`flow/config.mk`:
```
export PLATFORM = sky130hd
export DESIGN_NAME = Full_DCT
export DESIGN_NICKNAME = Full_DCT
export VERILOG_FILES = /design/flow/design.v
export SDC_FILE = /design/flow/constraint.sdc
export NUM_CORES = 4
export LEC_CHECK = 0
export ABC_AREA = 0
export CAP_MARGIN = 20
export CORE_MARGIN = 2
export CORE_UTILIZATION = 70
export CTS_CLUSTER_DIAMETER = 246
export CTS_CLUSTER_SIZE = 24
export GPL_ROUTABILITY_DRIVEN = 1
export HOLD_SLACK_MARGIN = -0.09
export PLACE_DENSITY_LB_ADDON = 0.16
export SETUP_SLACK_MARGIN = 2.58
export SLEW_MARGIN = 20
export TNS_END_PERCENT = 50
```
`flow/constraint.sdc`:
```
create_clock -name core_clock -period 9.55 [get_ports {clk}]
set_input_delay 1.9100 -clock core_clock [delete_from_list [all_inputs] [get_ports {clk}]]
set_output_delay 1.9100 -clock core_clock [all_outputs]
set_load 0.01 [all_outputs]
```
`flow/design.v`:
```
module DCT(input clk,
           input signed[11:0]a0,a1,a2,a3,a4,a5,a6,a7,
           output reg signed[11:0]b0,b1,b2,b3,b4,b5,b6,b7);
  wire [11:0] c1 = 12'b011111011000;
  wire [11:0] c2 = 12'b011101100100;
  wire [11:0] c3 = 12'b011010100110;
  wire [11:0] c4 = 12'b010110101000;
  wire [11:0] c5 = 12'b010001110001;
  wire [11:0] c6 = 12'b001100001111;
  wire [11:0] c7 = 12'b000110001111;
  wire signed [11:0] f07,f0_7,f16,f1_6,f25,f2_5,f34,f3_4;
  wire signed [11:0] f0734,f07_34,f1625,f16_25;
  wire signed [11:0] sum,diff;
  wire signed [11:0] x0,x1,x2,x3,x4,x5,x6,x7;
  wire signed[23:0]m8,m9,m10,m11,m12,m13,m14,m15,m16,m17,m18,m19,m20,m21,m22,m23,m24,m25,m26,m27;
  wire signed [23:0] m0,m1,m2,m3,m4,m5,m6,m7;
  reg [11:0] r0[7:0],r1[7:0],r2[7:0],r3[7:0],r4[7:0],r5[7:0],r6[7:0],r7 [7:0];
  wire [2:0] count = 0;
  add_sub B1(f07,f0_7,a0,a7);
  add_sub B2(f16,f1_6,a1,a6);
  add_sub B3(f25,f2_5,a2,a5);
  add_sub B4(f34,f3_4,a3,a4);
  add_sub B5(f0734,f07_34,f07,f34);
  add_sub B6(f1625,f16_25,f16,f25);
  add_sub B7(sum,diff,f0734,f1625);
  multiplier M1(m0,sum,c4);
  multiplier M2(m4,diff,c4);
  multiplier M3(m8,f07_34,c2);
  multiplier M4(m9,f16_25,c6);
  assign m2 = m8+m9;
  multiplier M5(m10,f07_34,c6);
  multiplier M6(m11,f16_25,c2);
  assign m6 = m10-m11;
  multiplier M7(m12,f0_7,c1);
  multiplier M8(m13,f0_7,c3);
  multiplier M9(m14,f0_7,c5);
  multiplier M10(m15,f0_7,c7);
  multiplier M11(m16,f1_6,c1);
  multiplier M12(m17,f1_6,c3);
  multiplier M13(m18,f1_6,c5);
  multiplier M14(m19,f1_6,c7);
  multiplier M15(m20,f2_5,c1);
  multiplier M16(m21,f2_5,c3);
  multiplier M17(m22,f2_5,c5);
  multiplier M18(m23,f2_5,c7);
  multiplier M19(m24,f3_4,c1);
  multiplier M20(m25,f3_4,c3);
  multiplier M21(m26,f3_4,c5);
  multiplier M22(m27,f3_4,c7);
  assign m1 = m12+m17+m22+m27;
  assign m3 = m13-m19-m20-m26;
  assign m5 = m14-m16+m23+m25;
  assign m7 = m15-m18+m21-m24;
  assign x0 = m0>>12;
  assign x1 = m1>>12;
  assign x2 = m2>>12;
  assign x3 = m3>>12;  
  assign x4 = m4>>12;
  assign x5 = m5>>12;
  assign x6 = m6>>12;
  assign x7 = m7>>12;
  always @(posedge clk)begin
    {b0,b1,b2,b3,b4,b5,b6,b7} <= {x0,x1,x2,x3,x4,x5,x6,x7};
  end
endmodule
module add_sub(
  output reg [11:0] sum,diff,                                           
  input [11:0] x,y                                                      
    );
always @(x or y)
begin
  sum=x+y;
  diff=x-y;
end
endmodule
module multiplier(
  output reg [23:0]out,
  input signed[11:0] x,y
);
  always @(x,y)begin
    out = x*y;
  end
endmodule
module block_mem(input clk,reset,wr,
		 input [11:0] in1,in2,in3,in4,in5,in6,in7,in8,
                 output reg [11:0] out0,out1,out2,out3,out4,out5,out6,out7
		);
  reg [11:0] mem_block[63:0];
reg [2:0] x,y;
  always@(posedge clk)
begin
	if(reset)
	begin
		x=0;
		y=0;
	end
	else if(wr==1)
	begin
      mem_block[(x*8)+0]<= in1;
      mem_block[(x*8)+1]<= in2;
      mem_block[(x*8)+2]<= in3;
      mem_block[(x*8)+3]<= in4;
      mem_block[(x*8)+4]<= in5;
      mem_block[(x*8)+5]<= in6;
      mem_block[(x*8)+6]<= in7;
      mem_block[(x*8)+7]<= in8;
		x<=x+1;
	end
  else if(wr==1'b0)
	begin
		out0 <=mem_block[y];
      out1 <=mem_block[8+y];
      out2 <=mem_block[16+y];
      out3 <=mem_block[24+y];
      out4 <=mem_block[32+y];
      out5 <=mem_block[40+y];
      out6 <=mem_block[48+y];
      out7 <=mem_block[56+y];
		y<= y+1;
	end
end
endmodule
module Full_DCT(input clk,wr_1,wr_2,reset,
           input [11:0]a0,a1,a2,a3,a4,a5,a6,a7,
           output signed[11:0]b0,b1,b2,b3,b4,b5,b6,b7);
  wire [11:0] r0,r1,r2,r3,r4,r5,r6,r7;
  DCT uut(clk,a0,a1,a2,a3,a4,a5,a6,a7,r0,r1,r2,r3,r4,r5,r6,r7);
  reg [11:0] R0,R1,R2,R3,R4,R5,R6,R7;
  wire [11:0] m10,m11,m12,m13,m14,m15,m16,m17;
  wire [11:0] m20,m21,m22,m23,m24,m25,m26,m27;
  reg dwr_1,dwr_2;
  always @(posedge clk)begin
    dwr_1 <= wr_1;
  end
  block_mem M1(clk,reset,dwr_1,
               r0,r1,r2,r3,r4,r5,r6,r7,
		       m10,m11,m12,m13,m14,m15,m16,m17
		      );
  always @(*) begin
    case(dwr_1)
      1'b0 : begin
            R0 = m10;
            R1 = m11;
            R2 = m12;
            R3 = m13;
            R4 = m14;
            R5 = m15;
            R6 = m16;
            R7 = m17;
      end
      default :begin
            R0 = 0;
            R1 = 0;
            R2 = 0;
            R3 = 0;
            R4 = 0;
            R5 = 0;
            R6 = 0;
            R7 = 0;
      end
      endcase
  end
  DCT uut1(clk,R0,R1,R2,R3,R4,R5,R6,R7,b0,b1,b2,b3,b4,b5,b6,b7);
endmodule
```
`flow/run.sh`:
```
#!/bin/bash
# the make line also repeats each setting of config.mk as NAME=value (left out here)
make -C /OpenROAD-flow-scripts/flow DESIGN_CONFIG=/design/flow/config.mk WORK_HOME=/design/flow/orfs CLKGATE_MAP_FILE= finish
```
==> impl_results.html, run 1 <==
<h3>Run summary</h3>
<table>
<tr><th>Metric</th><th>Value</th></tr>
<tr><th colspan="2">Logic synthesis</th></tr>
<tr><td>Number of standard cells reported by yosys</td><td>between 15000 and 20000</td></tr>
<tr><td>Synth Area in XOR/XNOR</td><td>under 10%</td></tr>
<tr><td>YS warnings</td><td>5</td></tr>
<tr><td>Top-count cell post-synth</td><td>inv_1</td></tr>
<tr><td>Net count of the mapped netlist</td><td>20400</td></tr>
<tr><td>Distinct cell type count of the synthesized netlist</td><td>approximately 94</td></tr>
<tr><td>Area fraction in mux cells</td><td>under 10%</td></tr>
<tr><td>Fraction of the mapped netlist area in compound gates</td><td>7.56%</td></tr>
<tr><td>Main logic family after synthesis</td><td>adder cells</td></tr>
<tr><td>Flip-flops with a built-in enable</td><td>864</td></tr>
<tr><td>Commonest cells in the synthesized netlist</td><td>3765 x inv_1, 2846 x ha_1, 2126 x fa_1</td></tr>
<tr><td>Main flop type after synthesis</td><td>edfxtp_1</td></tr>
<tr><td>Post-synth regs</td><td>~1100</td></tr>
<tr><td>Cell type with the largest total area</td><td>fa_1</td></tr>
<tr><td>Biggest area contributors in the synthesized netlist</td><td>fa_1 26%, ha_1 22%, edfxtp_1 16%</td></tr>
<tr><td>Sequential cell area fraction in the yosys report</td><td>a little under a fifth</td></tr>
<tr><td>Basic-gate share of the synthesized area counting and, or, nand and nor cells</td><td>5.61%</td></tr>
<tr><td>Summed instance area of the synthesized netlist</td><td>161000 sq um</td></tr>
<tr><td>Mapped Cells</td><td>15300</td></tr>
<tr><td>Share of Yosys cell area claimed by the top area cell type</td><td>26.4%</td></tr>
<tr><td>Proportion of register bits with asynchronous set or reset after synthesis</td><td>0%</td></tr>
<tr><td>Mean instance size in the synthesized netlist</td><td>10.5 sq um</td></tr>
<tr><td>Chip area from the yosys synthesis statistics</td><td>about 160000 sq um</td></tr>
<tr><td>Yosys adder share</td><td>48.6%</td></tr>
<tr><th colspan="2">Floorplan</th></tr>
<tr><td>Total number of placement rows</td><td>roughly 180</td></tr>
<tr><td>Vertical die dimension</td><td>~480 microns</td></tr>
<tr><td>Core utilization before placement</td><td>~70%</td></tr>
<tr><td>CORE AREA</td><td>about 230000 sq um</td></tr>
<tr><td>Number of ports placed on the die boundary</td><td>between 150 and 200</td></tr>
<tr><td>Die area</td><td>approximately 230000 sq um</td></tr>
<tr><td>Die X</td><td>about 480 microns</td></tr>
<tr><th colspan="2">Clocking</th></tr>
<tr><td>Total clock buffers created by CTS</td><td>roughly 51</td></tr>
<tr><td>Hold_buf cts</td><td>0</td></tr>
<tr><td>Total number of clock tree sinks</td><td>between 1000 and 1500</td></tr>
<tr><td>CTS HTree Levels</td><td>2</td></tr>
<tr><td>Clk buf depth</td><td>3</td></tr>
<tr><td>Buffer cell driving the clock tree root</td><td>clkbuf_16</td></tr>
<tr><th colspan="2">Global routing</th></tr>
<tr><td>Global routing usage summed across all routing layers</td><td>between 60% and 70%</td></tr>
<tr><td>Leftover overflow at the end of global routing</td><td>about 1200</td></tr>
<tr><th colspan="2">Placement</th></tr>
<tr><td>Placement-stage cell area</td><td>roughly 200000 sq um</td></tr>
<tr><td>HPWL reported at the end of detailed placement</td><td>about 500 mm</td></tr>
<tr><td>Setup slack at placement</td><td>-3610 ps</td></tr>
<tr><td>Number of buffers added on ports</td><td>around 190</td></tr>
<tr><td>DP Cell Count</td><td>approximately 22000</td></tr>
<tr><td>GP Congestion</td><td>about 1.1</td></tr>
<tr><th colspan="2">Run status</th></tr>
<tr><td>Result of the run</td><td>did not finish</td></tr>
<tr><td>Halt Reason</td><td>[ERROR GRT-0116] Global routing finished with congestion. Check the congestion regions in the DRC Viewer.</td></tr>
<tr><td>Last stage reached</td><td>5_1_grt</td></tr>
</table>
[metal layers]
layer | track usage, % | GRT overflow
met5 | 20.5 | 3
met4 | 66.6 | 407
met3 | 47.6 | 41
met2 | 91.6 | 705
met1 | 69.6 | 34
[stage by stage]
stage | TNS [ps]
2_1_floorplan | -592310
3_3_place_gp | -246380
3_5_place_dp | -296740
4_1_cts | -160850
[what timing repair did]
item	4_1_cts
pin swaps	399
endpoints found under the setup margin	192
gates resized	750
buffers inserted	138
cloned	3
==> run 2: changes to the inputs <==
ABC_AREA = unset   (was 0)
CORE_MARGIN = 5   (was 2)
CORE_UTILIZATION = 40   (was 70)
CTS_CLUSTER_DIAMETER = 270   (was 246)
CTS_CLUSTER_SIZE = unset   (was 24)
GPL_ROUTABILITY_DRIVEN = unset   (was 1)
HOLD_SLACK_MARGIN = unset   (was -0.09)
MAX_ROUTING_LAYER = met4   (was unset)
PLACE_DENSITY = 0.63   (was unset)
PLACE_DENSITY_LB_ADDON = unset   (was 0.16)
SETUP_SLACK_MARGIN = unset   (was 2.58)
TNS_END_PERCENT = 90   (was 50)
clock period = 8.19 ns   (was 9.55 ns; I/O delays follow)
==> impl_results.html, run 2 <==
<h2>Implementation results</h2>
<table>
<tr><th>Metric</th><th>Value</th></tr>
<tr><th colspan="2">Global routing</th></tr>
<tr><td>First-pass GRT wire length</td><td>roughly 800 mm</td></tr>
<tr><td>Antenna violations before repair</td><td>17</td></tr>
<tr><td>Leftover overflow at the end of global routing</td><td>0</td></tr>
<tr><td>Global routing usage summed across all routing layers</td><td>about a quarter</td></tr>
<tr><td>Via count of the first global-routing pass</td><td>between 100k and 150k</td></tr>
<tr><td>Pin count of the biggest net entering global routing</td><td>roughly 100</td></tr>
<tr><th colspan="2">Logic synthesis</th></tr>
<tr><td>Biggest area contributors in the synthesized netlist</td><td>fa_1 26%, ha_1 22%, edfxtp_1 16% (unchanged)</td></tr>
<tr><td>Mean instance size in the synthesized netlist</td><td>10.5 sq um (unchanged)</td></tr>
<tr><td>Proportion of register bits with asynchronous set or reset after synthesis</td><td>0% (unchanged)</td></tr>
<tr><td>Main flop type after synthesis</td><td>edfxtp_1 (unchanged)</td></tr>
<tr><td>Yosys adder share</td><td>48.6% (unchanged)</td></tr>
<tr><td>Sequential cell area fraction in the yosys report</td><td>18.6% (unchanged)</td></tr>
<tr><td>Share of Yosys cell area claimed by the top area cell type</td><td>26.4% (unchanged)</td></tr>
<tr><td>Commonest cells in the synthesized netlist</td><td>3765 x inv_1, 2846 x ha_1, 2126 x fa_1 (unchanged)</td></tr>
<tr><td>Top-count cell post-synth</td><td>inv_1 (unchanged)</td></tr>
<tr><td>Net count of the mapped netlist</td><td>20400 (unchanged)</td></tr>
<tr><td>Synth Area in XOR/XNOR</td><td>6.95% (unchanged)</td></tr>
<tr><td>Distinct cell type count of the synthesized netlist</td><td>94 (unchanged)</td></tr>
<tr><td>YS warnings</td><td>5 (unchanged)</td></tr>
<tr><td>Chip area from the yosys synthesis statistics</td><td>161000 sq um (unchanged)</td></tr>
<tr><td>Cell type with the largest total area</td><td>fa_1 (unchanged)</td></tr>
<tr><td>Flip-flops with a built-in enable</td><td>864 (unchanged)</td></tr>
<tr><td>Main logic family after synthesis</td><td>adder cells (unchanged)</td></tr>
<tr><td>Summed instance area of the synthesized netlist</td><td>161000 sq um (unchanged)</td></tr>
<tr><td>Fraction of the mapped netlist area in compound gates</td><td>7.56% (unchanged)</td></tr>
<tr><td>Mapped Cells</td><td>15300 (unchanged)</td></tr>
<tr><td>Number of standard cells reported by yosys</td><td>15300 (unchanged)</td></tr>
<tr><td>Area fraction in mux cells</td><td>3.66% (unchanged)</td></tr>
<tr><td>Post-synth regs</td><td>1063 (unchanged)</td></tr>
<tr><td>Basic-gate share of the synthesized area counting and, or, nand and nor cells</td><td>5.61% (unchanged)</td></tr>
<tr><th colspan="2">Setup path</th></tr>
<tr><td>Critical path's most frequent cell</td><td>inv_2</td></tr>
<tr><td>Worst flop-to-flop path startpoint</td><td>dwr_1$_DFF_P_</td></tr>
<tr><td>Nature of the critical path startpoint</td><td>flop</td></tr>
<tr><td>Cell type of the slowest stage on the worst timing path</td><td>fa_1</td></tr>
<tr><td>Slack of the worst reg-to-reg path</td><td>-3350 ps</td></tr>
<tr><td>Buffers plus inverters on the worst setup path</td><td>13</td></tr>
<tr><td>CP peak stage delay</td><td>about 550 ps</td></tr>
<tr><td>Critical-path maximum fanout</td><td>6</td></tr>
<tr><td>CP Depth</td><td>~51</td></tr>
<tr><td>Cell type group with the largest total delay on the critical path</td><td>adder cells</td></tr>
<tr><td>Critical path launch point</td><td>dwr_1$_DFF_P_</td></tr>
<tr><td>CP Class</td><td>flop to flop</td></tr>
<tr><td>Depth of the worst register-to-register path</td><td>between 50 and 60</td></tr>
<tr><td>Termination of the worst setup path</td><td>uut1.b1[11]$_DFF_P_</td></tr>
<tr><td>Capture point of the worst reg-to-reg path</td><td>uut1.b1[11]$_DFF_P_</td></tr>
<tr><td>Critical path data required time</td><td>8800 ps</td></tr>
<tr><td>Kind of end point of the critical path</td><td>flop</td></tr>
<tr><td>Arr. time, crit path</td><td>between 10000 and 15000 ps</td></tr>
<tr><th colspan="2">Layout</th></tr>
<tr><td>Post-route cell area</td><td>about 210000 sq um</td></tr>
<tr><td>Fill cell total of the finished layout</td><td>between 30000 and 40000</td></tr>
<tr><td>FF+latch area</td><td>approximately 30000 sq um</td></tr>
<tr><td>Multi-input gate area</td><td>123000 sq um</td></tr>
<tr><td>Number of nets in the layout</td><td>roughly 25000</td></tr>
<tr><td>Synthesis-to-layout area growth</td><td>32.3%</td></tr>
<tr><th colspan="2">Clocking</th></tr>
<tr><td>CTS HTree Levels</td><td>3 (was 2)</td></tr>
<tr><td>Clk buf depth</td><td>3 (unchanged)</td></tr>
<tr><td>Clock slew seen by the registers of the worst setup and hold paths</td><td>90 ps</td></tr>
<tr><td>Hold_buf cts</td><td>0 (unchanged)</td></tr>
<tr><td>Buffer cell driving the clock tree root</td><td>clkbuf_16 (unchanged)</td></tr>
<tr><td>Clock insertion delay at the later pin of the skew report</td><td>770 ps</td></tr>
<tr><td>TritonCTS clock tree</td><td>built</td></tr>
<tr><td>Total clock buffers created by CTS</td><td>107 (was 51)</td></tr>
<tr><td>Total number of clock tree sinks</td><td>1063 (unchanged)</td></tr>
<tr><th colspan="2">STA</th></tr>
<tr><td>Post-Route Setup TNS</td><td>-312670 ps</td></tr>
<tr><td>Endpoints failing hold</td><td>0</td></tr>
<tr><td>Final Setup Violations</td><td>~180</td></tr>
<tr><td>Slew headroom</td><td>~30%</td></tr>
<tr><td>Highest attainable clock frequency</td><td>around 87 MHz</td></tr>
<tr><td>Setup repair after global routing missed its margin</td><td>yes</td></tr>
<tr><td>Final min period</td><td>11540 ps</td></tr>
<tr><td>Worst slew pin tran</td><td>roughly 1000 ps</td></tr>
<tr><td>Post-route setup slack</td><td>-3350 ps</td></tr>
<tr><td>Cycle use final</td><td>141%</td></tr>
<tr><td>Skew final</td><td>122 ps</td></tr>
<tr><td>Final Max Slew Viols</td><td>0</td></tr>
<tr><th colspan="2">Placement</th></tr>
<tr><td>Placement-stage cell area</td><td>202000 sq um (was 195000 sq um)</td></tr>
<tr><td>HPWL reported at the end of detailed placement</td><td>455 mm (was 496 mm)</td></tr>
<tr><td>Setup slack at placement</td><td>-4590 ps (was -3610 ps)</td></tr>
<tr><td>GP Congestion</td><td>1.02 (was 1.08)</td></tr>
<tr><td>Number of buffers added on ports</td><td>194 (unchanged)</td></tr>
<tr><th colspan="2">Routing</th></tr>
<tr><td>Final WL</td><td>approximately 520 mm</td></tr>
<tr><td>Final antenna-violating net count</td><td>0</td></tr>
<tr><td>Initial DRC Count</td><td>roughly 6600</td></tr>
<tr><td>First drt pass iteration count</td><td>5</td></tr>
<tr><td>Post-DR vias/cell</td><td>4.87</td></tr>
<tr><td>Detailed-route via count</td><td>122000</td></tr>
<tr><td>WL/cell</td><td>about 21 microns</td></tr>
<tr><td>Residual DRC count</td><td>0</td></tr>
<tr><th colspan="2">Floorplan</th></tr>
<tr><td>Core utilization before placement</td><td>40.1% (was 70.2%)</td></tr>
<tr><td>Number of ports placed on the die boundary</td><td>196 (unchanged)</td></tr>
<tr><td>Vertical die dimension</td><td>644 microns (was 484 microns)</td></tr>
<tr><td>Total number of placement rows</td><td>233 (was 176)</td></tr>
<tr><td>Die area</td><td>415000 sq um (was 234000 sq um)</td></tr>
<tr><td>CORE AREA</td><td>402000 sq um (was 229000 sq um)</td></tr>
<tr><td>Die X</td><td>644 microns (was 484 microns)</td></tr>
<tr><th colspan="2">Min path</th></tr>
<tr><td>Class of the tightest hold or removal check</td><td>flop to flop</td></tr>
<tr><td>End point of the most critical hold path</td><td>M1.mem_block[20][0]$_DFFE_PP_</td></tr>
<tr><td>Worst hold path depth</td><td>0</td></tr>
<tr><td>Worst Min Path Start</td><td>uut.b4[0]$_DFF_P_</td></tr>
<tr><th colspan="2">Run status</th></tr>
<tr><td>Result of the run</td><td>complete, but fails checks (was did not finish)</td></tr>
<tr><td>Failed Checks</td><td>negative setup slack</td></tr>
<tr><th colspan="2">Flow run</th></tr>
<tr><td>Number of warning messages in the logs</td><td>approximately 340</td></tr>
<tr><td>Maxcap violations</td><td>0</td></tr>
</table>
## run 2: stage by stage
stage | cells | hold WS, ps | utilization, %
floorplan | 15300 | 492 | -
global placement | 24700 | 518 | 50.3
detailed placement | 24700 | 518 | 50.3
CTS | 25000 | 493 | 52.4
global route | 25100 | 548 | 53.0
finish | 25100 | 524 | 53.0
## run 2: routing by layer
metal | global-route usage [%] | part of all wire [%] | vias to the layer above
li1 | - | - | 58500
met5 | - | 0 | -
met3 | 2.77 | 4.7 | 672
met1 | 31.7 | 42 | 60500
met2 | 43.3 | 49 | 2548
met4 | 9.66 | 4.9 | 0
## run 2: area by class of cell
class,instances,area share [%]
Tap cell,5287,3.11
Timing Repair Buffer,4417,16.5
Inverter,3771,6.71
Antenna cell,14,0.0165
Sequential cell,1063,14.1
Clock inverter,75,0.410
Clock buffer,128,1.34
Multi-Input combinational cell,10300,57.9
## run 2: timing repair
item,4_1_cts,5_1_grt
resized,804,436
setup endpoints to repair,188,190
gates cloned,2,0
pin swaps,481,426
setup buffers,149,76
==> run 3: changes to the inputs <==
CORE_MARGIN = 2   (was 5)
CORE_UTILIZATION = 63   (was 40)
CTS_CLUSTER_DIAMETER = 400   (was 270)
MAX_ROUTING_LAYER = unset   (was met4)
PLACE_DENSITY = unset   (was 0.63)
TNS_END_PERCENT = unset   (was 90)
clock period = 19.7 ns   (was 8.19 ns; I/O delays follow)
==> impl_results.html, run 3 <==
<h2>Implementation results</h2>
<table>
<tr><th>Metric</th><th>Value</th></tr>
<tr><th colspan="2">Logic synthesis</th></tr>
<tr><td>YS warnings</td><td>5 (unchanged)</td></tr>
<tr><td>Summed instance area of the synthesized netlist</td><td>161000 sq um (unchanged)</td></tr>
<tr><td>Cell type with the largest total area</td><td>fa_1 (unchanged)</td></tr>
<tr><td>Proportion of register bits with asynchronous set or reset after synthesis</td><td>0% (unchanged)</td></tr>
<tr><td>Chip area from the yosys synthesis statistics</td><td>161000 sq um (unchanged)</td></tr>
<tr><td>Biggest area contributors in the synthesized netlist</td><td>fa_1 26%, ha_1 22%, edfxtp_1 16% (unchanged)</td></tr>
<tr><td>Mapped Cells</td><td>15300 (unchanged)</td></tr>
<tr><td>Distinct cell type count of the synthesized netlist</td><td>94 (unchanged)</td></tr>
<tr><td>Share of Yosys cell area claimed by the top area cell type</td><td>26.4% (unchanged)</td></tr>
<tr><td>Main logic family after synthesis</td><td>adder cells (unchanged)</td></tr>
<tr><td>Synth Area in XOR/XNOR</td><td>6.95% (unchanged)</td></tr>
<tr><td>Post-synth regs</td><td>1063 (unchanged)</td></tr>
<tr><td>Number of standard cells reported by yosys</td><td>15300 (unchanged)</td></tr>
<tr><td>Top-count cell post-synth</td><td>inv_1 (unchanged)</td></tr>
<tr><td>Fraction of the mapped netlist area in compound gates</td><td>7.56% (unchanged)</td></tr>
<tr><td>Net count of the mapped netlist</td><td>20400 (unchanged)</td></tr>
<tr><td>Sequential cell area fraction in the yosys report</td><td>18.6% (unchanged)</td></tr>
<tr><td>Basic-gate share of the synthesized area counting and, or, nand and nor cells</td><td>5.61% (unchanged)</td></tr>
<tr><td>Area fraction in mux cells</td><td>3.66% (unchanged)</td></tr>
<tr><td>Commonest cells in the synthesized netlist</td><td>3765 x inv_1, 2846 x ha_1, 2126 x fa_1 (unchanged)</td></tr>
<tr><td>Mean instance size in the synthesized netlist</td><td>10.5 sq um (unchanged)</td></tr>
<tr><td>Main flop type after synthesis</td><td>edfxtp_1 (unchanged)</td></tr>
<tr><td>Yosys adder share</td><td>48.6% (unchanged)</td></tr>
<tr><td>Flip-flops with a built-in enable</td><td>864 (unchanged)</td></tr>
<tr><th colspan="2">Global routing</th></tr>
<tr><td>Global-route layer with the greatest usage</td><td>met2 (unchanged)</td></tr>
<tr><td>Antenna violations before repair</td><td>29 (was 17)</td></tr>
<tr><td>Met1 Usage GRT</td><td>45.6% (was 31.7%)</td></tr>
<tr><td>First-pass GRT wire length</td><td>698 mm (was 783 mm)</td></tr>
<tr><td>Global routing usage summed across all routing layers</td><td>36.1% (was 25.6%)</td></tr>
<tr><td>Via count of the first global-routing pass</td><td>117000 (was 129000)</td></tr>
<tr><td>Leftover overflow at the end of global routing</td><td>0 (unchanged)</td></tr>
<tr><td>Pin count of the biggest net entering global routing</td><td>83 (was 102)</td></tr>
<tr><td>Met3 usage in global routing</td><td>4.74% (was 2.77%)</td></tr>
<tr><td>Routing usage on met2</td><td>58.7% (was 43.3%)</td></tr>
<tr><th colspan="2">Clocking</th></tr>
<tr><td>Clk buf depth</td><td>3 (unchanged)</td></tr>
<tr><td>Buffer cell driving the clock tree root</td><td>clkbuf_16 (unchanged)</td></tr>
<tr><td>Total number of clock tree sinks</td><td>1063 (unchanged)</td></tr>
<tr><td>CTS HTree Levels</td><td>3 (unchanged)</td></tr>
<tr><td>TritonCTS clock tree</td><td>built (unchanged)</td></tr>
<tr><td>Clock insertion delay at the later pin of the skew report</td><td>770 ps (about the same)</td></tr>
<tr><td>Total clock buffers created by CTS</td><td>99 (was 107)</td></tr>
<tr><td>Clock slew seen by the registers of the worst setup and hold paths</td><td>70 ps (was 90 ps)</td></tr>
<tr><td>Hold_buf cts</td><td>0 (unchanged)</td></tr>
<tr><td>Post-CTS setup buffers</td><td>0 (was 149)</td></tr>
<tr><td>Number of gates given a new drive strength after cts</td><td>0 (was 804)</td></tr>
<tr><th colspan="2">STA</th></tr>
<tr><td>Cycle use final</td><td>83.3% (was 141%)</td></tr>
<tr><td>Skew final</td><td>103 ps (was 122 ps)</td></tr>
<tr><td>Post-Route Setup TNS</td><td>0 ps (was -312670 ps)</td></tr>
<tr><td>Final Setup Violations</td><td>0 (was 184)</td></tr>
<tr><td>Highest attainable clock frequency</td><td>60.9 MHz</td></tr>
<tr><td>Slew headroom</td><td>14.5% (was 30.4%)</td></tr>
<tr><td>Final min period</td><td>16420 ps</td></tr>
<tr><td>Final Max Slew Viols</td><td>0 (unchanged)</td></tr>
<tr><td>Setup repair after global routing missed its margin</td><td>no (was yes)</td></tr>
<tr><td>Endpoints failing hold</td><td>0 (unchanged)</td></tr>
<tr><td>Worst slew pin tran</td><td>1280 ps (was 1040 ps)</td></tr>
<tr><th colspan="2">Routing</th></tr>
<tr><td>WL/cell</td><td>24.1 microns (was 20.7 microns)</td></tr>
<tr><td>Initial DRC Count</td><td>7954 (was 6625)</td></tr>
<tr><td>Final WL</td><td>462 mm (was 519 mm)</td></tr>
<tr><td>Final antenna-violating net count</td><td>0 (unchanged)</td></tr>
<tr><td>First drt pass iteration count</td><td>6 (was 5)</td></tr>
<tr><td>Detailed-route via count</td><td>110000 (was 122000)</td></tr>
<tr><td>Post-DR vias/cell</td><td>5.74 (was 4.87)</td></tr>
<tr><td>Residual DRC count</td><td>0 (unchanged)</td></tr>
<tr><th colspan="2">Placement</th></tr>
<tr><td>DP Cell Count</td><td>18900 (was 24700)</td></tr>
<tr><td>Placement-stage cell area</td><td>168000 sq um (was 202000 sq um)</td></tr>
<tr><td>Number of buffers added on ports</td><td>194 (unchanged)</td></tr>
<tr><td>GP Congestion</td><td>1.04 (was 1.02)</td></tr>
<tr><td>HPWL reported at the end of detailed placement</td><td>392 mm (was 455 mm)</td></tr>
<tr><th colspan="2">Floorplan</th></tr>
<tr><td>Number of ports placed on the die boundary</td><td>196 (unchanged)</td></tr>
<tr><td>Core utilization before placement</td><td>63.3% (was 40.1%)</td></tr>
<tr><td>CORE AREA</td><td>254000 sq um (was 402000 sq um)</td></tr>
<tr><td>Die X</td><td>509 microns (was 644 microns)</td></tr>
<tr><td>Vertical die dimension</td><td>509 microns (was 644 microns)</td></tr>
<tr><td>Total number of placement rows</td><td>185 (was 233)</td></tr>
<tr><td>Die area</td><td>260000 sq um (was 415000 sq um)</td></tr>
<tr><th colspan="2">Setup path</th></tr>
<tr><td>CP peak stage delay</td><td>830 ps (was 550 ps)</td></tr>
<tr><td>Kind of end point of the critical path</td><td>flop (unchanged)</td></tr>
<tr><td>Slack of the worst reg-to-reg path</td><td>5420 ps (was -3350 ps)</td></tr>
<tr><td>Cell type of the slowest stage on the worst timing path</td><td>a21boi_0 (was fa_1)</td></tr>
<tr><td>CP Class</td><td>input pin to flop (was flop to flop)</td></tr>
<tr><td>Depth of the worst register-to-register path</td><td>46 (was 51)</td></tr>
<tr><td>CP Depth</td><td>48 (was 51)</td></tr>
<tr><td>Cell type group with the largest total delay on the critical path</td><td>adder cells (unchanged)</td></tr>
<tr><td>Capture point of the worst reg-to-reg path</td><td>uut1.b1[11]$_DFF_P_ (unchanged)</td></tr>
<tr><td>Buffers plus inverters on the worst setup path</td><td>13 (unchanged)</td></tr>
<tr><td>Nature of the critical path startpoint</td><td>input pin (was flop)</td></tr>
<tr><td>Critical path launch point</td><td>a1[0] (was dwr_1$_DFF_P_)</td></tr>
<tr><td>Termination of the worst setup path</td><td>uut.b3[11]$_DFF_P_ (was uut1.b1[11]$_DFF_P_)</td></tr>
<tr><td>Critical path's most frequent cell</td><td>inv_1 (was inv_2)</td></tr>
<tr><td>Critical path data required time</td><td>20300 ps (was 8800 ps)</td></tr>
<tr><td>Worst flop-to-flop path startpoint</td><td>dwr_1$_DFF_P_ (unchanged)</td></tr>
<tr><td>Arr. time, crit path</td><td>17020 ps (was 12150 ps)</td></tr>
<tr><td>Critical-path maximum fanout</td><td>11 (was 6)</td></tr>
<tr><th colspan="2">Min path</th></tr>
<tr><td>Worst hold path depth</td><td>0 (unchanged)</td></tr>
<tr><td>End point of the most critical hold path</td><td>M1.mem_block[32][6]$_DFFE_PP_ (was M1.mem_block[20][0]$_DFFE_PP_)</td></tr>
<tr><td>Class of the tightest hold or removal check</td><td>flop to flop (unchanged)</td></tr>
<tr><td>Worst Min Path Start</td><td>uut.b0[6]$_DFF_P_ (was uut.b4[0]$_DFF_P_)</td></tr>
<tr><th colspan="2">Layout</th></tr>
<tr><td>Layout Cells excl Fill</td><td>19100 (was 25100)</td></tr>
<tr><td>Post-route cell area</td><td>172000 sq um (was 213000 sq um)</td></tr>
<tr><td>Fin util</td><td>67.6% (was 53.0%)</td></tr>
<tr><td>Multi-input gate area</td><td>117000 sq um (was 123000 sq um)</td></tr>
<tr><td>FF+latch area</td><td>29900 sq um (about the same)</td></tr>
<tr><td>Number of nets in the layout</td><td>20700 (was 24800)</td></tr>
<tr><td>Synthesis-to-layout area growth</td><td>6.80% (was 32.3%)</td></tr>
<tr><td>Fill cell total of the finished layout</td><td>19400 (was 35600)</td></tr>
<tr><th colspan="2">Run status</th></tr>
<tr><td>Result of the run</td><td>no timing/DRC/antenna violations (was complete, but fails checks)</td></tr>
<tr><th colspan="2">Flow run</th></tr>
<tr><td>Number of warning messages in the logs</td><td>336 (was 340)</td></tr>
<tr><td>Maxcap violations</td><td>0 (unchanged)</td></tr>
</table>
[run 3: area by class of cell]
| type | count | area share, % |
|---|---|---|
| clock buffers | 127 | 1.56 |
| well taps | 3366 | 2.45 |
| multi-input cells | 10300 | 67.9 |
| repair buffers | 360 | 1.87 |
| clock inverters | 59 | 0.457 |
| inverters | 3771 | 8.23 |
| flip-flops and latches | 1063 | 17.4 |
| diodes | 72 | 0.105 |
[run 3: per-stage QoR]
step                      setup slack [ps]  hold WS (ps)
after floorplan                       4160           492
after global placement                2710           507
after detailed placement              2550           538
after CTS                             3310           531
after global routing                  2670           557
final                                 3280           548
[run 3: layer usage]
layer | vias up | share of wire (%)
li1 | 50400 | -
met1 | 54900 | 39
met2 | 3613 | 46
met3 | 886 | 6.4
met4 | 6 | 7.9
met5 | - | 0.0087
==> run 4: changes to the inputs <==
CELL_PAD_IN_SITES_GLOBAL_PLACEMENT = 3   (was unset)
CORE_UTILIZATION = 53   (was 63)
CTS_CLUSTER_DIAMETER = unset   (was 400)
GPL_TIMING_DRIVEN = 0   (was unset)
MAX_ROUTING_LAYER = met5   (was unset)
MIN_ROUTING_LAYER = met2   (was unset)
PLACE_DENSITY_LB_ADDON = 0.11   (was unset)
clock period = 13.8 ns   (was 19.7 ns; I/O delays follow)
==> impl_results.html, run 4 <==
<h3>Run summary</h3>
<table>
<tr><th>Metric</th><th>Value</th></tr>
<tr><th colspan="2">Logic synthesis</th></tr>
<tr><td>Summed instance area of the synthesized netlist</td><td>161000 sq um (unchanged)</td></tr>
<tr><td>Main flop type after synthesis</td><td>edfxtp_1 (unchanged)</td></tr>
<tr><td>Top-count cell post-synth</td><td>inv_1 (unchanged)</td></tr>
<tr><td>Fraction of the mapped netlist area in compound gates</td><td>7.56% (unchanged)</td></tr>
<tr><td>Chip area from the yosys synthesis statistics</td><td>161000 sq um (unchanged)</td></tr>
<tr><td>Basic-gate share of the synthesized area counting and, or, nand and nor cells</td><td>5.61% (unchanged)</td></tr>
<tr><td>Main logic family after synthesis</td><td>adder cells (unchanged)</td></tr>
<tr><td>Distinct cell type count of the synthesized netlist</td><td>94 (unchanged)</td></tr>
<tr><td>Area fraction in mux cells</td><td>3.66% (unchanged)</td></tr>
<tr><td>Sequential cell area fraction in the yosys report</td><td>18.6% (unchanged)</td></tr>
<tr><td>Flip-flops with a built-in enable</td><td>864 (unchanged)</td></tr>
<tr><td>Yosys adder share</td><td>48.6% (unchanged)</td></tr>
<tr><td>Post-synth regs</td><td>1063 (unchanged)</td></tr>
<tr><td>Mean instance size in the synthesized netlist</td><td>10.5 sq um (unchanged)</td></tr>
<tr><td>Commonest cells in the synthesized netlist</td><td>3765 x inv_1, 2846 x ha_1, 2126 x fa_1 (unchanged)</td></tr>
<tr><td>Cell type with the largest total area</td><td>fa_1 (unchanged)</td></tr>
<tr><td>Net count of the mapped netlist</td><td>20400 (unchanged)</td></tr>
<tr><td>YS warnings</td><td>5 (unchanged)</td></tr>
<tr><td>Number of standard cells reported by yosys</td><td>15300 (unchanged)</td></tr>
<tr><td>Proportion of register bits with asynchronous set or reset after synthesis</td><td>0% (unchanged)</td></tr>
<tr><td>Biggest area contributors in the synthesized netlist</td><td>fa_1 26%, ha_1 22%, edfxtp_1 16% (unchanged)</td></tr>
<tr><td>Share of Yosys cell area claimed by the top area cell type</td><td>26.4% (unchanged)</td></tr>
<tr><td>Synth Area in XOR/XNOR</td><td>6.95% (unchanged)</td></tr>
<tr><td>Mapped Cells</td><td>15300 (unchanged)</td></tr>
<tr><th colspan="2">Floorplan</th></tr>
<tr><td>Core utilization before placement</td><td>53.2% (was 63.3%)</td></tr>
<tr><td>Vertical die dimension</td><td>555 microns (was 509 microns)</td></tr>
<tr><td>Number of ports placed on the die boundary</td><td>196 (unchanged)</td></tr>
<tr><td>Die X</td><td>555 microns (was 509 microns)</td></tr>
<tr><td>CORE AREA</td><td>303000 sq um (was 254000 sq um)</td></tr>
<tr><td>Total number of placement rows</td><td>202 (was 185)</td></tr>
<tr><td>Die area</td><td>308000 sq um (was 260000 sq um)</td></tr>
<tr><th colspan="2">Run status</th></tr>
<tr><td>Last stage reached</td><td>3_3_place_gp</td></tr>
<tr><td>Result of the run</td><td>did not finish (was no timing/DRC/antenna violations)</td></tr>
<tr><td>Halt Reason</td><td>[ERROR FLW-0024] Place density exceeds 1.0 (current PLACE_DENSITY_LB_ADDON =  0.11). Please check if the value of  PLACE_DENSITY_LB_ADDON is between 0 and 0.99.</td></tr>
</table>
==> run 5: changes to the inputs <==
CELL_PAD_IN_SITES_GLOBAL_PLACEMENT = unset   (was 3)
CORE_MARGIN = 7   (was 2)
CORE_UTILIZATION = 67   (was 53)
CTS_CLUSTER_DIAMETER = 270   (was unset)
GPL_ROUTABILITY_DRIVEN = 0   (was unset)
MAX_ROUTING_LAYER = met4   (was met5)
MIN_ROUTING_LAYER = unset   (was met2)
PLACE_DENSITY = 0.63   (was unset)
PLACE_DENSITY_LB_ADDON = unset   (was 0.11)
SLEW_MARGIN = 30   (was 20)
TNS_END_PERCENT = 40   (was unset)
clock period = 8.19 ns   (was 13.8 ns; I/O delays follow)
==> impl_results.html, run 5 <==
<h2>Implementation results</h2>
<table>
<tr><th>Metric</th><th>Value</th></tr>
<tr><th colspan="2">Run status</th></tr>
<tr><td>Result of the run</td><td>complete, but fails checks (was did not finish)</td></tr>
<tr><td>Failed Checks</td><td>negative setup slack</td></tr>
<tr><th colspan="2">Logic synthesis</th></tr>
<tr><td>Main flop type after synthesis</td><td>edfxtp_1 (unchanged)</td></tr>
<tr><td>Top-count cell post-synth</td><td>inv_1 (unchanged)</td></tr>
<tr><td>Area fraction in mux cells</td><td>3.66% (unchanged)</td></tr>
<tr><td>Post-synth regs</td><td>1063 (unchanged)</td></tr>
<tr><td>Number of standard cells reported by yosys</td><td>15300 (unchanged)</td></tr>
<tr><td>Basic-gate share of the synthesized area counting and, or, nand and nor cells</td><td>5.61% (unchanged)</td></tr>
<tr><td>Synth Area in XOR/XNOR</td><td>6.95% (unchanged)</td></tr>
<tr><td>Sequential cell area fraction in the yosys report</td><td>18.6% (unchanged)</td></tr>
<tr><td>Biggest area contributors in the synthesized netlist</td><td>fa_1 26%, ha_1 22%, edfxtp_1 16% (unchanged)</td></tr>
<tr><td>Cell type with the largest total area</td><td>fa_1 (unchanged)</td></tr>
<tr><td>Proportion of register bits with asynchronous set or reset after synthesis</td><td>0% (unchanged)</td></tr>
<tr><td>Yosys adder share</td><td>48.6% (unchanged)</td></tr>
<tr><td>Mean instance size in the synthesized netlist</td><td>10.5 sq um (unchanged)</td></tr>
<tr><td>Chip area from the yosys synthesis statistics</td><td>161000 sq um (unchanged)</td></tr>
<tr><td>Fraction of the mapped netlist area in compound gates</td><td>7.56% (unchanged)</td></tr>
<tr><td>Main logic family after synthesis</td><td>adder cells (unchanged)</td></tr>
<tr><td>Distinct cell type count of the synthesized netlist</td><td>94 (unchanged)</td></tr>
<tr><td>Commonest cells in the synthesized netlist</td><td>3765 x inv_1, 2846 x ha_1, 2126 x fa_1 (unchanged)</td></tr>
<tr><td>Summed instance area of the synthesized netlist</td><td>161000 sq um (unchanged)</td></tr>
<tr><td>Mapped Cells</td><td>15300 (unchanged)</td></tr>
<tr><td>YS warnings</td><td>5 (unchanged)</td></tr>
<tr><td>Share of Yosys cell area claimed by the top area cell type</td><td>26.4% (unchanged)</td></tr>
<tr><td>Net count of the mapped netlist</td><td>20400 (unchanged)</td></tr>
<tr><td>Flip-flops with a built-in enable</td><td>864 (unchanged)</td></tr>
<tr><th colspan="2">Floorplan</th></tr>
<tr><td>Die X</td><td>504 microns (was 555 microns)</td></tr>
<tr><td>Core utilization before placement</td><td>67.6% (was 53.2%)</td></tr>
<tr><td>Die area</td><td>254000 sq um (was 308000 sq um)</td></tr>
<tr><td>CORE AREA</td><td>238000 sq um (was 303000 sq um)</td></tr>
<tr><td>Vertical die dimension</td><td>504 microns (was 555 microns)</td></tr>
<tr><td>Number of ports placed on the die boundary</td><td>196 (unchanged)</td></tr>
<tr><td>Total number of placement rows</td><td>179 (was 202)</td></tr>
<tr><th colspan="2">STA</th></tr>
<tr><td>Post-Route Setup TNS</td><td>-377600 ps</td></tr>
<tr><td>Worst hold slack</td><td>~550 ps</td></tr>
<tr><td>Final Max Slew Viols</td><td>0</td></tr>
<tr><td>Post-route setup slack</td><td>-3720 ps</td></tr>
<tr><td>Endpoints failing hold</td><td>0</td></tr>
<tr><td>Highest attainable clock frequency</td><td>around 84 MHz</td></tr>
<tr><td>Final min period</td><td>between 10000 and 15000 ps</td></tr>
<tr><td>Final Setup Violations</td><td>185</td></tr>
<tr><td>Worst slew pin tran</td><td>around 1100 ps</td></tr>
<tr><td>Setup repair after global routing missed its margin</td><td>yes</td></tr>
<tr><td>Skew final</td><td>approximately 110 ps</td></tr>
<tr><td>Slew headroom</td><td>27.8%</td></tr>
<tr><td>Cycle use final</td><td>145%</td></tr>
<tr><th colspan="2">Clocking</th></tr>
<tr><td>Buffer cell driving the clock tree root</td><td>clkbuf_16</td></tr>
<tr><td>Total clock buffers created by CTS</td><td>a little over 100</td></tr>
<tr><td>TritonCTS clock tree</td><td>built</td></tr>
<tr><td>Clock slew seen by the registers of the worst setup and hold paths</td><td>~70 ps</td></tr>
<tr><td>Total number of clock tree sinks</td><td>1063</td></tr>
<tr><td>Clk buf depth</td><td>3</td></tr>
<tr><td>CTS HTree Levels</td><td>3</td></tr>
<tr><td>Clock insertion delay at the later pin of the skew report</td><td>between 700 and 800 ps</td></tr>
<tr><th colspan="2">Global routing</th></tr>
<tr><td>Antenna violations before repair</td><td>23</td></tr>
<tr><td>Via count of the first global-routing pass</td><td>between 100k and 150k</td></tr>
<tr><td>Global routing usage summed across all routing layers</td><td>about two fifths</td></tr>
<tr><td>Pin count of the biggest net entering global routing</td><td>27</td></tr>
<tr><td>First-pass GRT wire length</td><td>about 760 mm</td></tr>
<tr><td>Leftover overflow at the end of global routing</td><td>0</td></tr>
<tr><th colspan="2">Setup path</th></tr>
<tr><td>Nature of the critical path startpoint</td><td>input pin</td></tr>
<tr><td>Depth of the worst register-to-register path</td><td>around 49</td></tr>
<tr><td>Cell type of the slowest stage on the worst timing path</td><td>fa_1</td></tr>
<tr><td>Critical path data required time</td><td>roughly 9000 ps</td></tr>
<tr><td>CP Depth</td><td>approximately 48</td></tr>
<tr><td>Kind of end point of the critical path</td><td>flop</td></tr>
<tr><td>Worst flop-to-flop path startpoint</td><td>dwr_1$_DFF_P_</td></tr>
<tr><td>CP peak stage delay</td><td>540 ps</td></tr>
<tr><td>CP Class</td><td>input pin to flop</td></tr>
<tr><td>Slack of the worst reg-to-reg path</td><td>-3630 ps</td></tr>
<tr><td>Critical-path maximum fanout</td><td>4</td></tr>
<tr><td>Arr. time, crit path</td><td>12520 ps</td></tr>
<tr><td>Critical path's most frequent cell</td><td>fa_1</td></tr>
<tr><td>Termination of the worst setup path</td><td>uut.b3[11]$_DFF_P_</td></tr>
<tr><td>Critical path launch point</td><td>a6[1]</td></tr>
<tr><td>Cell type group with the largest total delay on the critical path</td><td>adder cells</td></tr>
<tr><td>Buffers plus inverters on the worst setup path</td><td>14</td></tr>
<tr><td>Capture point of the worst reg-to-reg path</td><td>uut1.b5[11]$_DFF_P_</td></tr>
<tr><th colspan="2">Routing</th></tr>
<tr><td>Detailed-route via count</td><td>117000</td></tr>
<tr><td>First drt pass iteration count</td><td>12</td></tr>
<tr><td>Initial DRC Count</td><td>9764</td></tr>
<tr><td>WL/cell</td><td>about 27 microns</td></tr>
<tr><td>Length of routed wiring on met1</td><td>approximately 180 mm</td></tr>
<tr><td>DR WL met3</td><td>43.7 mm</td></tr>
<tr><td>Final WL</td><td>between 500 and 600 mm</td></tr>
<tr><td>Final antenna-violating net count</td><td>0</td></tr>
<tr><td>Residual DRC count</td><td>0</td></tr>
<tr><td>Post-DR vias/cell</td><td>roughly 6</td></tr>
<tr><td>Met2 wire length</td><td>between 200 and 250 mm</td></tr>
<tr><td>Topmost layer with routed signal wires</td><td>met4</td></tr>
<tr><th colspan="2">Min path</th></tr>
<tr><td>Worst hold path depth</td><td>0</td></tr>
<tr><td>Class of the tightest hold or removal check</td><td>flop to flop</td></tr>
<tr><td>Worst Min Path Start</td><td>uut.b7[0]$_DFF_P_</td></tr>
<tr><td>End point of the most critical hold path</td><td>M1.mem_block[23][0]$_DFFE_PP_</td></tr>
<tr><th colspan="2">Layout</th></tr>
<tr><td>Number of nets in the layout</td><td>21400</td></tr>
<tr><td>Synthesis-to-layout area growth</td><td>17.8%</td></tr>
<tr><td>Fin util</td><td>between 70% and 80%</td></tr>
<tr><th colspan="2">Flow run</th></tr>
<tr><td>Number of warning messages in the logs</td><td>roughly 340</td></tr>
<tr><td>Maxcap violations</td><td>0</td></tr>
<tr><th colspan="2">Placement</th></tr>
<tr><td>Number of buffers added on ports</td><td>a little under 200</td></tr>
<tr><td>HPWL reported at the end of detailed placement</td><td>between 400 and 500 mm</td></tr>
<tr><td>Setup slack at placement</td><td>-6710 ps</td></tr>
</table>
## run 5: final cells by class
type	count	area, sq um
multi-input cells	10300	127000
fillers	14700	48700
flip-flops and latches	1063	29900
inverters	3771	14400
repair buffers	969	9770
well taps	3167	3960
clock buffers	139	2790
plain buffers	101	943
clock inverters	53	621
diodes	40	100
repair inverters	4	33.8
## run 5: routing by layer
layer | GRT usage (%) | up-vias
met5 | - | -
met2 | 64.9 | 5577
met4 | 34.1 | 0
met1 | 46.2 | 58300
li1 | - | 51800
met3 | 7.38 | 1773
## run 5: per-stage QoR
step,cells,instance area [sq um]
after floorplan,15300,163000
after global placement,18600,169000
after detailed placement,18800,172000
after CTS,19400,185000
after global routing,19600,190000
final,19600,190000
## run 5: what timing repair did
action,CTS,global route
setup endpoints to repair,192,191
pin swaps,485,422
gates resized,1250,519
hold buffers,0,0
gates cloned,16,0
setup buffers,425,201
==> run 6: changes to the inputs <==
ABC_AREA = 0   (was unset)
CAP_MARGIN = 30   (was 20)
CORE_MARGIN = 2   (was 7)
CORE_UTILIZATION = 20   (was 67)
CTS_CLUSTER_DIAMETER = unset   (was 270)
GPL_TIMING_DRIVEN = unset   (was 0)
MIN_ROUTING_LAYER = met1   (was unset)
PLACE_DENSITY = unset   (was 0.63)
PLACE_DENSITY_LB_ADDON = 0.29   (was unset)
SETUP_SLACK_MARGIN = 1.58   (was unset)
SLEW_MARGIN = 0   (was 30)
TNS_END_PERCENT = 90   (was 40)
clock period = 18.5 ns   (was 8.19 ns; I/O delays follow)
==> impl_results.html, run 6 <==
<h2>Implementation results</h2>
<table>
<tr><th>Metric</th><th>Value</th></tr>
<tr><th colspan="2">Layout</th></tr>
<tr><td>Post-route cell area</td><td>182000 sq um (was 190000 sq um)</td></tr>
<tr><td>Number of nets in the layout</td><td>20800 (was 21400)</td></tr>
<tr><td>Fill cell total of the finished layout</td><td>86500 (was 14700)</td></tr>
<tr><td>Layout Cells excl Fill</td><td>26400 (was 19600)</td></tr>
<tr><td>FF+latch area</td><td>29900 sq um (about the same)</td></tr>
<tr><td>Multi-input gate area</td><td>117000 sq um (was 127000 sq um)</td></tr>
<tr><td>Synthesis-to-layout area growth</td><td>13.2% (was 17.8%)</td></tr>
<tr><td>Fin util</td><td>22.7% (was 79.6%)</td></tr>
<tr><th colspan="2">Setup path</th></tr>
<tr><td>CP Class</td><td>input pin to flop (unchanged)</td></tr>
<tr><td>Nature of the critical path startpoint</td><td>input pin (unchanged)</td></tr>
<tr><td>Critical path's most frequent cell</td><td>fa_1 (unchanged)</td></tr>
<tr><td>Critical-path maximum fanout</td><td>8 (was 4)</td></tr>
<tr><td>Arr. time, crit path</td><td>16450 ps (was 12520 ps)</td></tr>
<tr><td>Kind of end point of the critical path</td><td>flop (unchanged)</td></tr>
<tr><td>CP peak stage delay</td><td>610 ps (was 540 ps)</td></tr>
<tr><td>Slack of the worst reg-to-reg path</td><td>4360 ps (was -3630 ps)</td></tr>
<tr><td>Termination of the worst setup path</td><td>uut.b3[11]$_DFF_P_ (unchanged)</td></tr>
<tr><td>Capture point of the worst reg-to-reg path</td><td>uut1.b1[11]$_DFF_P_ (was uut1.b5[11]$_DFF_P_)</td></tr>
<tr><td>CP Depth</td><td>46 (was 48)</td></tr>
<tr><td>Buffers plus inverters on the worst setup path</td><td>11 (was 14)</td></tr>
<tr><td>Critical path data required time</td><td>19250 ps (was 8800 ps)</td></tr>
<tr><td>Worst flop-to-flop path startpoint</td><td>dwr_1$_DFF_P_ (unchanged)</td></tr>
<tr><td>Critical path launch point</td><td>a6[1] (unchanged)</td></tr>
<tr><td>Depth of the worst register-to-register path</td><td>44 (was 49)</td></tr>
<tr><td>Cell type of the slowest stage on the worst timing path</td><td>a31oi_1 (was fa_1)</td></tr>
<tr><td>Cell type group with the largest total delay on the critical path</td><td>adder cells (unchanged)</td></tr>
<tr><th colspan="2">Logic synthesis</th></tr>
<tr><td>Mean instance size in the synthesized netlist</td><td>10.5 sq um (unchanged)</td></tr>
<tr><td>Synth Area in XOR/XNOR</td><td>6.95% (unchanged)</td></tr>
<tr><td>Proportion of register bits with asynchronous set or reset after synthesis</td><td>0% (unchanged)</td></tr>
<tr><td>Share of Yosys cell area claimed by the top area cell type</td><td>26.4% (unchanged)</td></tr>
<tr><td>Yosys adder share</td><td>48.6% (unchanged)</td></tr>
<tr><td>Number of standard cells reported by yosys</td><td>15300 (unchanged)</td></tr>
<tr><td>Sequential cell area fraction in the yosys report</td><td>18.6% (unchanged)</td></tr>
<tr><td>Main logic family after synthesis</td><td>adder cells (unchanged)</td></tr>
<tr><td>Mapped Cells</td><td>15300 (unchanged)</td></tr>
<tr><td>Main flop type after synthesis</td><td>edfxtp_1 (unchanged)</td></tr>
<tr><td>Area fraction in mux cells</td><td>3.66% (unchanged)</td></tr>
<tr><td>Chip area from the yosys synthesis statistics</td><td>161000 sq um (unchanged)</td></tr>
<tr><td>Post-synth regs</td><td>1063 (unchanged)</td></tr>
<tr><td>Basic-gate share of the synthesized area counting and, or, nand and nor cells</td><td>5.61% (unchanged)</td></tr>
<tr><td>Top-count cell post-synth</td><td>inv_1 (unchanged)</td></tr>
<tr><td>Cell type with the largest total area</td><td>fa_1 (unchanged)</td></tr>
<tr><td>Distinct cell type count of the synthesized netlist</td><td>94 (unchanged)</td></tr>
<tr><td>Summed instance area of the synthesized netlist</td><td>161000 sq um (unchanged)</td></tr>
<tr><td>Biggest area contributors in the synthesized netlist</td><td>fa_1 26%, ha_1 22%, edfxtp_1 16% (unchanged)</td></tr>
<tr><td>Fraction of the mapped netlist area in compound gates</td><td>7.56% (unchanged)</td></tr>
<tr><td>Commonest cells in the synthesized netlist</td><td>3765 x inv_1, 2846 x ha_1, 2126 x fa_1 (unchanged)</td></tr>
<tr><td>Flip-flops with a built-in enable</td><td>864 (unchanged)</td></tr>
<tr><td>Net count of the mapped netlist</td><td>20400 (unchanged)</td></tr>
<tr><td>YS warnings</td><td>5 (unchanged)</td></tr>
<tr><th colspan="2">Routing</th></tr>
<tr><td>Met2 wire length</td><td>243 mm (was 238 mm)</td></tr>
<tr><td>Final WL</td><td>513 mm (was 523 mm)</td></tr>
<tr><td>Final antenna-violating net count</td><td>0 (unchanged)</td></tr>
<tr><td>Post-DR vias/cell</td><td>4.00 (was 5.98)</td></tr>
<tr><td>WL/cell</td><td>19.4 microns (was 26.6 microns)</td></tr>
<tr><td>Detailed-route via count</td><td>106000 (was 117000)</td></tr>
<tr><td>First drt pass iteration count</td><td>5 (was 12)</td></tr>
<tr><td>Length of routed wiring on met1</td><td>235 mm (was 183 mm)</td></tr>
<tr><td>DR WL met3</td><td>17.9 mm (was 43.7 mm)</td></tr>
<tr><td>Topmost layer with routed signal wires</td><td>met4 (unchanged)</td></tr>
<tr><td>Residual DRC count</td><td>0 (unchanged)</td></tr>
<tr><td>Initial DRC Count</td><td>6139 (was 9764)</td></tr>
<tr><th colspan="2">Clocking</th></tr>
<tr><td>Post-CTS setup buffers</td><td>0 (was 425)</td></tr>
<tr><td>Clock insertion delay at the later pin of the skew report</td><td>870 ps (was 790 ps)</td></tr>
<tr><td>Total clock buffers created by CTS</td><td>119 (was 102)</td></tr>
<tr><td>Clk buf depth</td><td>4 (was 3)</td></tr>
<tr><td>TritonCTS clock tree</td><td>built (unchanged)</td></tr>
<tr><td>Buffer cell driving the clock tree root</td><td>clkbuf_16 (unchanged)</td></tr>
<tr><td>Total number of clock tree sinks</td><td>1063 (unchanged)</td></tr>
<tr><td>Hold_buf cts</td><td>0 (unchanged)</td></tr>
<tr><td>CTS HTree Levels</td><td>3 (unchanged)</td></tr>
<tr><td>Number of gates given a new drive strength after cts</td><td>0 (was 1250)</td></tr>
<tr><td>Clock slew seen by the registers of the worst setup and hold paths</td><td>60 ps (was 70 ps)</td></tr>
<tr><th colspan="2">Floorplan</th></tr>
<tr><td>Number of ports placed on the die boundary</td><td>196 (unchanged)</td></tr>
<tr><td>Vertical die dimension</td><td>901 microns (was 504 microns)</td></tr>
<tr><td>Die area</td><td>812000 sq um (was 254000 sq um)</td></tr>
<tr><td>Total number of placement rows</td><td>329 (was 179)</td></tr>
<tr><td>CORE AREA</td><td>802000 sq um (was 238000 sq um)</td></tr>
<tr><td>Die X</td><td>901 microns (was 504 microns)</td></tr>
<tr><td>Core utilization before placement</td><td>20.1% (was 67.6%)</td></tr>
<tr><th colspan="2">STA</th></tr>
<tr><td>Worst slew pin tran</td><td>1140 ps (was 1080 ps)</td></tr>
<tr><td>Cycle use final</td><td>84.8% (was 145%)</td></tr>
<tr><td>Setup repair after global routing missed its margin</td><td>no (was yes)</td></tr>
<tr><td>Post-Route Setup TNS</td><td>0 ps (was -377600 ps)</td></tr>
<tr><td>Final min period</td><td>15690 ps</td></tr>
<tr><td>Highest attainable clock frequency</td><td>around 64 MHz</td></tr>
<tr><td>Final Max Slew Viols</td><td>0 (unchanged)</td></tr>
<tr><td>Slew headroom</td><td>23.3% (was 27.8%)</td></tr>
<tr><td>Skew final</td><td>53.1 ps (was 105 ps)</td></tr>
<tr><td>Post-route setup slack</td><td>2810 ps (was -3720 ps)</td></tr>
<tr><td>Final Setup Violations</td><td>0 (was 185)</td></tr>
<tr><td>Endpoints failing hold</td><td>0 (unchanged)</td></tr>
<tr><td>Worst hold slack</td><td>539 ps (was 552 ps)</td></tr>
<tr><th colspan="2">Global routing</th></tr>
<tr><td>First-pass GRT wire length</td><td>752 mm (was 764 mm)</td></tr>
<tr><td>Global routing usage summed across all routing layers</td><td>12.8% (was 41.3%)</td></tr>
<tr><td>Antenna violations before repair</td><td>31 (was 23)</td></tr>
<tr><td>Via count of the first global-routing pass</td><td>111000 (was 126000)</td></tr>
<tr><td>Pin count of the biggest net entering global routing</td><td>99 (was 27)</td></tr>
<tr><td>Leftover overflow at the end of global routing</td><td>0 (unchanged)</td></tr>
<tr><th colspan="2">Placement</th></tr>
<tr><td>Number of buffers added on ports</td><td>194 (unchanged)</td></tr>
<tr><td>Setup slack at placement</td><td>1950 ps (was -6710 ps)</td></tr>
<tr><td>DP Cell Count</td><td>26200 (was 18800)</td></tr>
<tr><td>HPWL reported at the end of detailed placement</td><td>445 mm (was 417 mm)</td></tr>
<tr><td>Placement-stage cell area</td><td>178000 sq um (was 172000 sq um)</td></tr>
<tr><th colspan="2">Min path</th></tr>
<tr><td>Worst hold path depth</td><td>2 (was 0)</td></tr>
<tr><td>Worst Min Path Start</td><td>M1.x[2]$_SDFFE_PP0P_ (was uut.b7[0]$_DFF_P_)</td></tr>
<tr><td>Class of the tightest hold or removal check</td><td>flop to flop (unchanged)</td></tr>
<tr><td>End point of the most critical hold path</td><td>M1.x[2]$_SDFFE_PP0P_ (was M1.mem_block[23][0]$_DFFE_PP_)</td></tr>
<tr><th colspan="2">Flow run</th></tr>
<tr><td>Number of warning messages in the logs</td><td>333 (was 340)</td></tr>
<tr><td>Maxcap violations</td><td>0 (unchanged)</td></tr>
<tr><th colspan="2">Run status</th></tr>
<tr><td>Result of the run</td><td>no timing/DRC/antenna violations (was complete, but fails checks)</td></tr>
</table>
## run 6: layout make-up
type	count	share of cell area [%]
Sequential cell	1063	16.4
Inverter	3771	7.77
Tap cell	10600	7.27
Clock buffer	152	1.79
Multi-Input combinational cell	10300	64.1
Antenna cell	13	0.0178
Clock inverter	69	0.416
Timing Repair Buffer	453	2.20
## run 6: metal layers
layer | vias up | global-route usage [%]
met1 | 53000 | 16.9
met2 | 1812 | 21.3
met5 | - | -
met4 | 0 | 3.42
li1 | 50600 | -
met3 | 427 | 1.03
